Setup of build 50:
Design JAM, start of the top module:
module JAM (
input CLK,
input RST,
output reg [2:0] W,
output reg [2:0] J,
input [6:0] Cost,
output reg [3:0] MatchCount,
output reg [9:0] MinCost,
output reg Valid );
reg [2:0] n_state;
reg [2:0] c_state;
reg [2:0] max_index;
reg [2:0] max;
reg [2:0] sortlist [0:7];
reg directions [0:7];
reg sortable;
reg [2:0] list_index;
reg [9:0] cost_sum;
reg [9:0] cost_min;
parameter IDLE          = 3'd0,
          CAL_COST      = 3'd1,
          MIN_CONFIRM   = 3'd2,
          MOVE          = 3'd3,
          FIN           = 3'd4
;
always@(posedge CLK or posedge RST) begin
    if (RST) c_state <= IDLE;
    else c_state <= n_state;
end
always@(*) begin
    case(c_state)
        IDLE : n_state = CAL_COST;
        CAL_COST : n_state = (W == 3'd7) ? MIN_CONFIRM : c_state;
        MIN_CONFIRM : n_state = MOVE;
        MOVE : n_state = (sortable == 1'b0) ? FIN : CAL_COST;
        default : n_state = c_state;
    endcase
end
always @(posedge CLK or posedge RST) begin
    if(RST) list_index <= 3'd0;
    else if(n_state == CAL_COST) list_index <= list_index + 3'd1;
    else list_index <= 3'd0;
end
always @(posedge CLK or posedge RST) begin
    if(RST)begin
        sortlist[0] <= 3'd0;
        sortlist[1] <= 3'd1;
        sortlist[2] <= 3'd2;
        sortlist[3] <= 3'd3;
        sortlist[4] <= 3'd4;
        sortlist[5] <= 3'd5;
        sortlist[6] <= 3'd6;
        sortlist[7] <= 3'd7;
    end
    else if(c_state == MOVE && sortable == 1'b1)begin
        if(directions[sortlist[max_index]] == 1'b0)begin
            sortlist[max_index] <= sortlist[max_index-1];
            sortlist[max_index-1] <= sortlist[max_index];
        end
  ...
clock: 12.4 ns
lec_check: 0
abc_area: 0
cap_margin: 20
cell_pad_in_sites_detail_placement: 0
core_aspect_ratio: 0.81
core_margin: 9
core_utilization: 17
cts_cluster_diameter: 328
cts_cluster_size: 95
gpl_routability_driven: 1
hold_slack_margin: 0.05
min_routing_layer: met2
place_density_lb_addon: 0.25
setup_slack_margin: 1.93
slew_margin: 5
tns_end_percent: 80
run.sh (not shown) runs the stock make flow with config.mk's settings and CLKGATE_MAP_FILE=.
Build 50 finished all stages; layout check result: FAIL, due to setup timing.
For build 73, these inputs were changed with respect to build 50:
# build 50
export LEC_CHECK = 0
export ABC_AREA = 0
export CAP_MARGIN = 20
export CELL_PAD_IN_SITES_DETAIL_PLACEMENT = 0
export CORE_ASPECT_RATIO = 0.81
export CORE_MARGIN = 9
export CORE_UTILIZATION = 17
export CTS_CLUSTER_DIAMETER = 328
export CTS_CLUSTER_SIZE = 95
export GPL_ROUTABILITY_DRIVEN = 1
export HOLD_SLACK_MARGIN = 0.05
export MIN_ROUTING_LAYER = met2
export PLACE_DENSITY_LB_ADDON = 0.25
export SETUP_SLACK_MARGIN = 1.93
export SLEW_MARGIN = 5
export TNS_END_PERCENT = 80
create_clock -name core_clock -period 12.4 [get_ports {CLK}]
# build 73
export LEC_CHECK = 0
export ABC_AREA = 0
export CAP_MARGIN = 20
export CELL_PAD_IN_SITES_DETAIL_PLACEMENT = 0
export CELL_PAD_IN_SITES_GLOBAL_PLACEMENT = 2
export CORE_ASPECT_RATIO = 0.81
export CORE_MARGIN = 9
export CORE_UTILIZATION = 34
export CTS_CLUSTER_DIAMETER = 376
export CTS_CLUSTER_SIZE = 98
export PLACE_DENSITY_LB_ADDON = 0.05
export SETUP_SLACK_MARGIN = 0.32
export SLEW_MARGIN = 5
export TNS_END_PERCENT = 80
create_clock -name core_clock -period 12.4 [get_ports {CLK}]
To summarise build 73: no stage aborted, but the layout did not pass its checks, failing on setup timing. Total number of cells along the worst setup path in build 73 is about 1.5% above build 50. From build 50 to build 73 the numbers moved as follows: number of ordinary inverters in the final layout lower, global routing met3 resource utilization lower, layout buffer count excluding clock buffers lower, total setup buffers inserted after CTS lower. Summary: with build 50 as the reference, power in build 73 moved up slightly. For final instance area, dividing the value from build 50 by the value from build 73 gives 1.08. Per the comparison of build 73 with build 50, portion of total power attributed to the clock network climbed 1.2 points; met1 wire length now larger.
Setup changes, build 73 to build 95
# build 73
export LEC_CHECK = 0
export ABC_AREA = 0
export CAP_MARGIN = 20
export CELL_PAD_IN_SITES_DETAIL_PLACEMENT = 0
export CELL_PAD_IN_SITES_GLOBAL_PLACEMENT = 2
export CORE_ASPECT_RATIO = 0.81
export CORE_MARGIN = 9
export CORE_UTILIZATION = 34
export CTS_CLUSTER_DIAMETER = 376
export CTS_CLUSTER_SIZE = 98
export PLACE_DENSITY_LB_ADDON = 0.05
export SETUP_SLACK_MARGIN = 0.32
export SLEW_MARGIN = 5
export TNS_END_PERCENT = 80
create_clock -name core_clock -period 12.4 [get_ports {CLK}]
# build 95
export LEC_CHECK = 0
export ABC_AREA = 1
export CAP_MARGIN = 20
export CELL_PAD_IN_SITES_DETAIL_PLACEMENT = 2
export CORE_ASPECT_RATIO = 0.81
export CORE_MARGIN = 9
export CORE_UTILIZATION = 25
export CTS_CLUSTER_DIAMETER = 249
export CTS_CLUSTER_SIZE = 96
export PLACE_DENSITY_LB_ADDON = 0.05
export SETUP_SLACK_MARGIN = 0.32
export SLEW_MARGIN = 5
export TNS_END_PERCENT = 80
create_clock -name core_clock -period 12.4 [get_ports {CLK}]
Results
- The latest clock arrival within the worst-skew pair was comparable across build 73 and build 95.
- Build 95 reached the end of the flow, and the finished layout is clean on the timing, DRC and antenna checks.
- In the reports for build 73 and build 95, the smaller number of library cell types mapped by synthesis belongs to build 95.
- Per the comparison of build 95 with build 73, synthesis-to-layout area growth decreased 26 points, floorplan die height increased 14%, post-route setup TNS increased 20.65 ns, wire length increased 3.2%, critical path depth decreased 4.
- Power density of the placed cells: build 95 vs build 73 up 9.3 mW/mm^2

========
JAM again, from the RTL that the note above started with.
Settings: LEC_CHECK=0, ABC_AREA=1, CAP_MARGIN=20, CELL_PAD_IN_SITES_DETAIL_PLACEMENT=0, CORE_ASPECT_RATIO=1.09, CORE_MARGIN=2, CORE_UTILIZATION=72, CTS_CLUSTER_DIAMETER=79, PLACE_DENSITY=0.66, SETUP_SLACK_MARGIN=-0.99, SLEW_MARGIN=5, TNS_END_PERCENT=80; clock period 15.3 ns.
The first run completed with no timing, DRC or antenna violations.
Rerun with:
- ABC_AREA: 1 -> default
- CELL_PAD_IN_SITES_DETAIL_PLACEMENT: 0 -> default
- CORE_ASPECT_RATIO: 1.09 -> default
- CORE_UTILIZATION: 72 -> 40
- CTS_CLUSTER_DIAMETER: 79 -> default
- PLACE_DENSITY: 0.66 -> default
- SETUP_SLACK_MARGIN: -0.99 -> default
- SLEW_MARGIN: 5 -> 20
- TNS_END_PERCENT: 80 -> default
- clock period: 15.3 -> 15.5 ns (I/O delays scaled with it)
=> Sequential power rises by about 2%; routed wire length rises by 2.7%; die area rises by 81%; hold slack got worse by 0.042 ns; utilization falls by 33 points; count of clock-buffer cells in the layout is unchanged; final cell count falls by 4.0%; design area rises by 8.9%; clock skew rises by 0.0093 ns; global-route usage falls by 23 points.
Rerun with:
- CORE_UTILIZATION: 40 -> 58
- SETUP_SLACK_MARGIN: default -> -0.69
- clock period: 15.5 -> 13.1 ns (I/O delays scaled with it)
Result: Now the flow reached the layout checks and failed them: setup timing. Total power goes up by 19%. Final cell count goes up by 0.68%. Utilization is higher by 25 points.
Rerun with:
- CORE_UTILIZATION: 58 -> 67
- SETUP_SLACK_MARGIN: -0.69 -> default
- clock period: 13.1 -> 12.8 ns (I/O delays scaled with it)
Result:
- The new run failed in 5_1_grt (GRT-0232)
- area after synthesis does not change
- synthesized cell count does not change
- die size is lower by 13%
Rerun with:
- CORE_UTILIZATION: 67 -> 72
- PLACE_DENSITY_LB_ADDON: default -> 0.0
- SETUP_SLACK_MARGIN: default -> 1.82
- clock period: 12.8 -> 6.24 ns (I/O delays scaled with it)
- With this change the flow ended with an error in 4_1_cts
- die size fell by 6.7%
- area after synthesis is unchanged
- synthesized cell count is unchanged
Power and IR drop assume default switching activity.
